run A:
## project_euler_17
module project_euler_17(
  input clk,
  input reset,
  output reg [3:0] ones_digit,
  output reg [3:0] tens_digit,
  output reg [3:0] hundreds_digit,
  output reg [15:0] letter_count,
  output reg done
);
clock: 5.78 ns
lec_check: 0
abc_area: 1
cap_margin: 20
core_margin: 2
core_utilization: 70
cts_cluster_size: 100
place_density: 0.83
setup_slack_margin: 1.63
slew_margin: 20
tns_end_percent: 10
run.sh (not shown) runs the stock make flow with config.mk's settings and CLKGATE_MAP_FILE=.
Flow for run A halted at 4_1_cts, error code DPL-0038.
The following lists how run B was set up differently from run A:
- TNS_END_PERCENT removed (was 10)
- SETUP_SLACK_MARGIN removed (was 1.63)
- PLACE_DENSITY removed (was 0.83)
- ABC_AREA removed (was 1)
- CORE_UTILIZATION changed from 70 to 45
- CTS_CLUSTER_SIZE removed (was 100)
- the clock period (ns, I/O delays scaled along) changed from 5.78 to 6.44
==> comparison <==
- Run B reached the final stage; the timing, DRC and antenna checks on its layout passed.
- Run B against run A: HPWL after detailed placement shows a reduction of about 0.46%; number of cells produced by synthesis lower; multiplexer area fraction after synthesis higher; sequential fraction of the synthesis area has decreased; area of the placeable core shows an increase of 2700 um2.
#### Input delta (run C over run B)
- CORE_UTILIZATION: 45 -> 59
- the clock period (ns, I/O delays scaled along): 6.44 -> 6.98
Results
The flow did not stop early for run B: all stages ran, and the layout cleared the timing, DRC and antenna checks. No stage failed in run C, and the final checks on the layout all came back clean. Run B has higher cell count after placement than run C. Min minimum clock period after layout across run B and run C: run B. Worst setup slack before clock tree synthesis: run B and run C compared, lower one is run B. As far as portion of total power attributed to the clock network is concerned, run B and run C perform about the same. Compared run C vs run B, and end-of-flow core utilization is up in run C. Going from run B to run C, floorplan die area shrank by more than 10%. The slowest cell on the critical path comes out sky130_fd_sc_hd__dfrtp_2 in one run and sky130_fd_sc_hd__dfrtp_1 in the other, namely in run B and run C respectively.
Relative to run C, the following input files were edited for run D:
- putting ABC_AREA at 1 where nothing was set
- swapping 59 for 65 in CORE_UTILIZATION
- swapping 6.98 for 6.35 in the clock period (ns, I/O delays scaled along)
Findings:
- Run D closes out successfully: all stages finished, all timing, DRC and antenna checks passed.
- Run D vs. run C: worst-skew pair later-pin latency held; total power grew by about 13%; detailed-route wire length fell 670 um.
- Compared with run C, in run D initial core utilization increased by 6.3 points relative to the old numbers; largest incremental delay on the critical path decreased by 230 ps relative to the old numbers; synthesis-to-layout area growth increased by 2.4 points relative to the old numbers.

Setup of alpha:
Starting RTL as in the previous note.
Design project_euler_17, start of the top module:
module project_euler_17(
  input clk,
  input reset,
  output reg [3:0] ones_digit,
  output reg [3:0] tens_digit,
  output reg [3:0] hundreds_digit,
  output reg [15:0] letter_count,
  output reg done
);
Settings: LEC_CHECK=0, ABC_AREA=0, CAP_MARGIN=0, CELL_PAD_IN_SITES_DETAIL_PLACEMENT=0, CELL_PAD_IN_SITES_GLOBAL_PLACEMENT=2, CORE_ASPECT_RATIO=1.86, CORE_MARGIN=2, CORE_UTILIZATION=43, CTS_CLUSTER_DIAMETER=28, CTS_CLUSTER_SIZE=36, GPL_ROUTABILITY_DRIVEN=1, GPL_TIMING_DRIVEN=1, MAX_ROUTING_LAYER=met5, MIN_ROUTING_LAYER=met1, PLACE_DENSITY_LB_ADDON=0.08, SLEW_MARGIN=0; clock period 9.58 ns.
alpha went all the way through the flow, and no timing, DRC or antenna check failed.
Inputs modified between alpha and beta:
Settings: GPL_TIMING_DRIVEN removed (was 1); CORE_UTILIZATION changed from 43 to 64; HOLD_SLACK_MARGIN newly set to 0.07; CELL_PAD_IN_SITES_GLOBAL_PLACEMENT removed (was 2); ABC_AREA removed (was 0); MIN_ROUTING_LAYER removed (was met1); CTS_CLUSTER_DIAMETER removed (was 28); CTS_CLUSTER_SIZE removed (was 36); PLACE_DENSITY_LB_ADDON changed from 0.08 to 0.05; TNS_END_PERCENT newly set to 25; CAP_MARGIN changed from 0 to 20; CORE_ASPECT_RATIO changed from 1.86 to 0.5.
### Flow results
- beta closes out successfully: all stages finished, all timing, DRC and antenna checks passed.
- Diff alpha -> beta | wire length | down by a few percent
- beta ended with more delay of the slowest cell on the worst path than alpha.
- Compared with alpha, in beta post-layout instance count excluding filler cells decreased by about 6% relative to the old numbers, global-route usage increased by 7.3 points relative to the old numbers, inverter count of the layout excluding clock inverters closely matched the old numbers, detailed-route wire length on metal 1 increased by 14% relative to the old numbers.
Input-level comparison between gamma and beta:
Settings: putting PLACE_DENSITY at 0.8 where nothing was set; swapping 20 for 0 in CAP_MARGIN; clearing PLACE_DENSITY_LB_ADDON, which used to be 0.05; putting SETUP_SLACK_MARGIN at -0.95 where nothing was set; swapping 0 for 40 in SLEW_MARGIN; swapping 0.07 for 0.06 in HOLD_SLACK_MARGIN.
Results
gamma reached the end of the flow, and the finished layout is clean on the timing, DRC and antenna checks. The higher total wire length of gamma and beta is in beta. Higher post-layout minimum cycle time goes to gamma over beta. On gamma: minimum setup slack in the final design is 0.16 ns lower than what beta gave. Peak supply drop delta (gamma − beta): favourable. The fraction of power consumed by combinational cells of gamma exceeds that of beta by 1.7 points. Diff beta..gamma | simple-gate portion of the synthesized area | unchanged. From gamma to beta, count of cell instances traversed by the critical path did not move at all. gamma and beta ended up with nearly the same combinational power. Final cell count across gamma and beta: no real change. The capturing element of the worst setup path comes out letter_count[13]$_DFFE_PP0N_ in one run and letter_count[11]$_DFFE_PP0N_ in the other, namely in beta and gamma respectively.
Inputs modified between gamma and delta:
Settings: putting PLACE_DENSITY_LB_ADDON at 0.05 where nothing was set; swapping -0.95 for 1.6 in SETUP_SLACK_MARGIN; putting CTS_CLUSTER_DIAMETER at 28 where nothing was set; putting CELL_PAD_IN_SITES_GLOBAL_PLACEMENT at 2 where nothing was set; swapping 0.5 for 1.03 in CORE_ASPECT_RATIO; putting CTS_CLUSTER_SIZE at 36 where nothing was set; swapping 0.06 for 0.03 in HOLD_SLACK_MARGIN; swapping 64 for 43 in CORE_UTILIZATION; putting ABC_AREA at 1 where nothing was set; clearing TNS_END_PERCENT, which used to be 25; clearing PLACE_DENSITY, which used to be 0.8; swapping 40 for 0 in SLEW_MARGIN.
==> results <==
- Compare gamma and delta | delay of the slowest cell on the worst path lower: delta
- Compared with gamma, in delta sequential element share of the synthesized area went up; chip area from the yosys synthesis statistics went down.
- delta vs gamma — power of the combinational group dropped by more than 10%
- delta ends up with a share of power burned in combinational logic that is 4.3 points lower than in gamma.
- delta against gamma; non-clock inverter count in the final layout is up by more than 100%.
- delta vs gamma: number of cells produced by synthesis up in delta
- Cmp gamma and delta / number of cells on the critical path / higher: delta
- Total via count after detailed routing (delta vs. gamma) decreases by a few percent
Edits applied to the flow inputs when going from delta to epsilon:
Settings: ABC_AREA removed (was 1); CAP_MARGIN changed from 0 to 20; HOLD_SLACK_MARGIN changed from 0.03 to 0.06; SLEW_MARGIN changed from 0 to 40; CTS_CLUSTER_DIAMETER removed (was 28); SETUP_SLACK_MARGIN changed from 1.6 to -0.95; CTS_CLUSTER_SIZE removed (was 36); CORE_ASPECT_RATIO changed from 1.03 to 0.5; CELL_PAD_IN_SITES_GLOBAL_PLACEMENT removed (was 2); TNS_END_PERCENT newly set to 25; CORE_UTILIZATION changed from 43 to 64.
Post-synth design cell area (epsilon vs. delta) increases by a little under 10%. Relative to delta, global-route usage has increased by 7.9 points in epsilon. Taking delta as the reference, in epsilon area of all placed cells without fillers grew by about 3.5%; area of the core lower. Clock skew: delta vs epsilon — no meaningful difference. From delta to epsilon the numbers moved as follows: final cell count without fillers now sits lower, mux share of post-synthesis cell area rose by 1.8 points, multi-input gate area in the final layout now sits higher, setup slack fell 1.44 ns.

project_euler_17 again, from the RTL that the note above started with.
Settings: LEC_CHECK=0, ABC_AREA=1, CAP_MARGIN=20, CORE_MARGIN=2, CORE_UTILIZATION=65, CTS_CLUSTER_DIAMETER=49, SETUP_SLACK_MARGIN=1.33, SLEW_MARGIN=20; clock period 4.86 ns.
The first run stopped in 4_1_cts (DPL-0033).
Change:
Settings changed: CORE_UTILIZATION 65 to 57, CTS_CLUSTER_DIAMETER 49 to default, SETUP_SLACK_MARGIN 1.33 to default, TNS_END_PERCENT from default to 15.
Clock period 4.86 ns to 3.88 ns, I/O delays scaled along.
Result: The new run ended with an error in 5_1_grt; synthesized area is unchanged; die area grows by roughly a tenth; synthesized cell count does not change.
Change:
Settings changed: ABC_AREA 1 to default, CORE_UTILIZATION 57 to 40, TNS_END_PERCENT 15 to default.
Clock period 3.88 ns to 6.98 ns, I/O delays scaled along.
=> Now the flow finished clean; die size goes up by 51%; synthesized cell count goes down by about 11%; synthesized area goes up by about 8%.
Change:
Settings changed: CTS_CLUSTER_DIAMETER from default to 396, CTS_CLUSTER_SIZE from default to 10, PLACE_DENSITY from default to 0.39.
Clock period 6.98 ns to 10.0 ns, I/O delays scaled along.
=>
- flip-flop count stays the same
- power goes down by a quarter to a third
- critical path depth stays the same
- cell count goes down slightly
- utilization goes down by 0.91 points
- die area is unchanged
- synthesized area does not change
- wire length goes up by a little under a tenth
- clock skew goes up by 0.0067 ns
- fmax goes down by roughly a tenth
- setup slack gets better by 2.4 ns

v12:
project_euler_17 again, from the RTL that the note above started with.
clock: 10.0 ns
lec_check: 0
cap_margin: 20
cell_pad_in_sites_detail_placement: 2
core_margin: 2
core_utilization: 40
gpl_routability_driven: 0
setup_slack_margin: 1.81
slew_margin: 20
Looking at the reports, v12 completed the entire flow and the layout it produced met the timing, DRC and antenna checks.
> inputs changed (v12 -> v50)
diff --git a/flow/config.mk b/flow/config.mk
--- a/flow/config.mk
+++ b/flow/config.mk
@@ -6,9 +6,15 @@
 export NUM_CORES = 4
 export LEC_CHECK = 0
-export CAP_MARGIN = 20
+export ABC_AREA = 1
+export CAP_MARGIN = 10
 export CELL_PAD_IN_SITES_DETAIL_PLACEMENT = 2
 export CORE_MARGIN = 2
-export CORE_UTILIZATION = 40
+export CORE_UTILIZATION = 70
+export CTS_CLUSTER_SIZE = 58
 export GPL_ROUTABILITY_DRIVEN = 0
-export SETUP_SLACK_MARGIN = 1.81
+export HOLD_SLACK_MARGIN = 0.11
+export MAX_ROUTING_LAYER = met4
+export MIN_ROUTING_LAYER = met2
+export PLACE_DENSITY_LB_ADDON = 0.09
 export SLEW_MARGIN = 20
+export TNS_END_PERCENT = 10
--- outcome ---
- Summary of v50 and v12: one run falls short of a clean finish, namely v50.
- v50 against v12: total number of placement rows shrank by about 30%, fraction of the core area occupied by cells at floorplan grew by 32 points, total cells reported by yosys after synthesis grew by 44.
#### Input delta (v16 over v50)
==> flow/config.mk <==
export PLATFORM = sky130hd
export DESIGN_NAME = project_euler_17
export DESIGN_NICKNAME = project_euler_17
export VERILOG_FILES = /design/flow/design.v
export SDC_FILE = /design/flow/constraint.sdc
export NUM_CORES = 4
export LEC_CHECK = 0
export CAP_MARGIN = 20
export CORE_MARGIN = 2
export CORE_UTILIZATION = 40
export SLEW_MARGIN = 20
Results
- v16 | status: complete | timing, DRC, antenna: pass
- Taking v50 as the reference point, the simple-gate share of the synthesized area of v16 falls by 14 points.
- v16 against v50: Yosys chip area grew by 230 um^2; area enclosed by the die boundary grew by 3600 um^2.
- When v16 is measured against v50, its die width turns out 23 um higher.
- Summary of v16 over v50: synthesized instance count lost about 11%, sequential fraction of the synthesis area decreased 2.1 points.
- v16: count of instantiated cells in the yosys netlist 44 below v50
- Post-synth design cell area came out higher on v16 than on v50.
Edits applied to the flow inputs when going from v16 to v57:
diff --git a/flow/config.mk b/flow/config.mk
--- a/flow/config.mk
+++ b/flow/config.mk
@@ -9,3 +9,6 @@
 export CORE_MARGIN = 2
 export CORE_UTILIZATION = 40
+export CTS_CLUSTER_DIAMETER = 391
+export CTS_CLUSTER_SIZE = 93
+export PLACE_DENSITY_LB_ADDON = 0.04
 export SLEW_MARGIN = 20
Comparing power for v57 and v16, the smaller number came from v16. Any difference in design area between v57 and v16 is small enough to ignore. When v57 is measured against v16, its measured slew at the worst slew-check pin turns out 0.018 ns lower. Changes observed in v57 relative to v16: part of the total power dissipated in the clock network higher; shortest period the worst path allows roughly the same.

## S
The RTL this note starts from:
==> flow/design.v <==
module project_euler_17(
  input clk,
  input reset,
  output reg [3:0] ones_digit,
  output reg [3:0] tens_digit,
  output reg [3:0] hundreds_digit,
  output reg [15:0] letter_count,
  output reg done
);
  integer next_ones_digit;
  integer next_tens_digit;
  integer next_hundreds_digit;
  integer letters;
  always @(posedge clk or posedge reset)
  begin
    if (reset) begin
      ones_digit <= 0;
      tens_digit <= 0;
      hundreds_digit <= 0;
      letter_count <= 0;
      done <= 0;
    end
    else if (!done) begin
      next_ones_digit = 0;
      next_tens_digit = 0;
      next_hundreds_digit = 0;
      letters = 0;
      next_tens_digit[3:0] = tens_digit;
      next_hundreds_digit[3:0] = hundreds_digit;
      if (ones_digit == 9) begin
        next_ones_digit = 0;
        if (tens_digit == 9) begin
          next_tens_digit = 0;
          if (hundreds_digit == 9) begin
            next_hundreds_digit = 0;
            letters += 11;  
            done <= 1;
          end
          else
            next_hundreds_digit[3:0] = hundreds_digit + 1;
        end
        else
          next_tens_digit[3:0] = tens_digit + 1;
      end
      else
        next_ones_digit[3:0] = ones_digit + 1;
      if (next_tens_digit != 1) begin
        case (next_ones_digit)
          1: letters += 3;  
          2: letters += 3;  
          3: letters += 5;  
          4: letters += 4;  
          5: letters += 4;  
          6: letters += 3;  
          7: letters += 5;  
          8: letters += 5;  
          9: letters += 4;  
        endcase
        case (next_tens_digit)
          2: letters += 6;  
          3: letters += 6;  
          4: letters += 5;  
          5: letters += 5;  
          6: letters += 5;  
          7: letters += 7;  
          8: letters += 6;  
          9: letters += 6;  
        endcase
      end
      else begin
        case (next_ones_digit)
          0: letters += 3;  
          1: letters += 6;  
          2: letters += 6;  
          3: letters += 8;  
          4: letters += 8;  
          5: letters += 7;  
          6: letters += 7;  
          7: letters += 9;  
          8: letters += 8;  
          9: letters += 8;  
        endcase
      end
      case (next_hundreds_digit)
        1: letters += 10;  
        2: letters += 10;  
        3: letters += 12;  
        4: letters += 11;  
        5: letters += 11;  
        6: letters += 10;  
        7: letters += 12;  
        8: letters += 12;  
        9: letters += 11;  
      endcase
      if (next_hundreds_digit > 0 && ((next_ones_digit > 0) || (next_tens_digit > 0)))
        letters += 3;  
      ones_digit <= next_ones_digit[3:0];
      tens_digit <= next_tens_digit[3:0];
      hundreds_digit <= next_hundreds_digit[3:0];
      letter_count <= letter_count + letters[15:0];
    end
  end
endmodule
make LEC_CHECK=0 CAP_MARGIN=20 CELL_PAD_IN_SITES_DETAIL_PLACEMENT=0 CORE_ASPECT_RATIO=1.67 CORE_MARGIN=2 CORE_UTILIZATION=70 CTS_CLUSTER_SIZE=19 GPL_ROUTABILITY_DRIVEN=1 HOLD_SLACK_MARGIN=0.07 MAX_ROUTING_LAYER=met5 PLACE_DENSITY=0.78 SLEW_MARGIN=35 finish   # period 5.68 ns
Finished, but not clean: S, with negative setup slack.
[inputs] R vs S
Settings: SLEW_MARGIN changed from 35 to 20; CTS_CLUSTER_SIZE removed (was 19); GPL_ROUTABILITY_DRIVEN removed (was 1); CELL_PAD_IN_SITES_DETAIL_PLACEMENT removed (was 0); SETUP_SLACK_MARGIN newly set to 1.7; HOLD_SLACK_MARGIN removed (was 0.07); MAX_ROUTING_LAYER removed (was met5); PLACE_DENSITY removed (was 0.78); CORE_ASPECT_RATIO removed (was 1.67); CORE_UTILIZATION changed from 70 to 58; the clock period (ns, I/O delays scaled along) changed from 5.68 to 6.8.
Measured against each other, S and R differ in routed metal-1 wirelength, the higher figure coming from R. Looking at worst slew slack as a fraction of its limit across S and R, the one that comes out higher is R. More vias were needed by S than by R. Worst path setup slack after routing in R is 1.54 ns higher than in S. S and R: one clean run, R; the rest did not finish clean. S: flow complete, layout not clean; failing: negative setup slack.
Power and IR drop assume default switching activity.
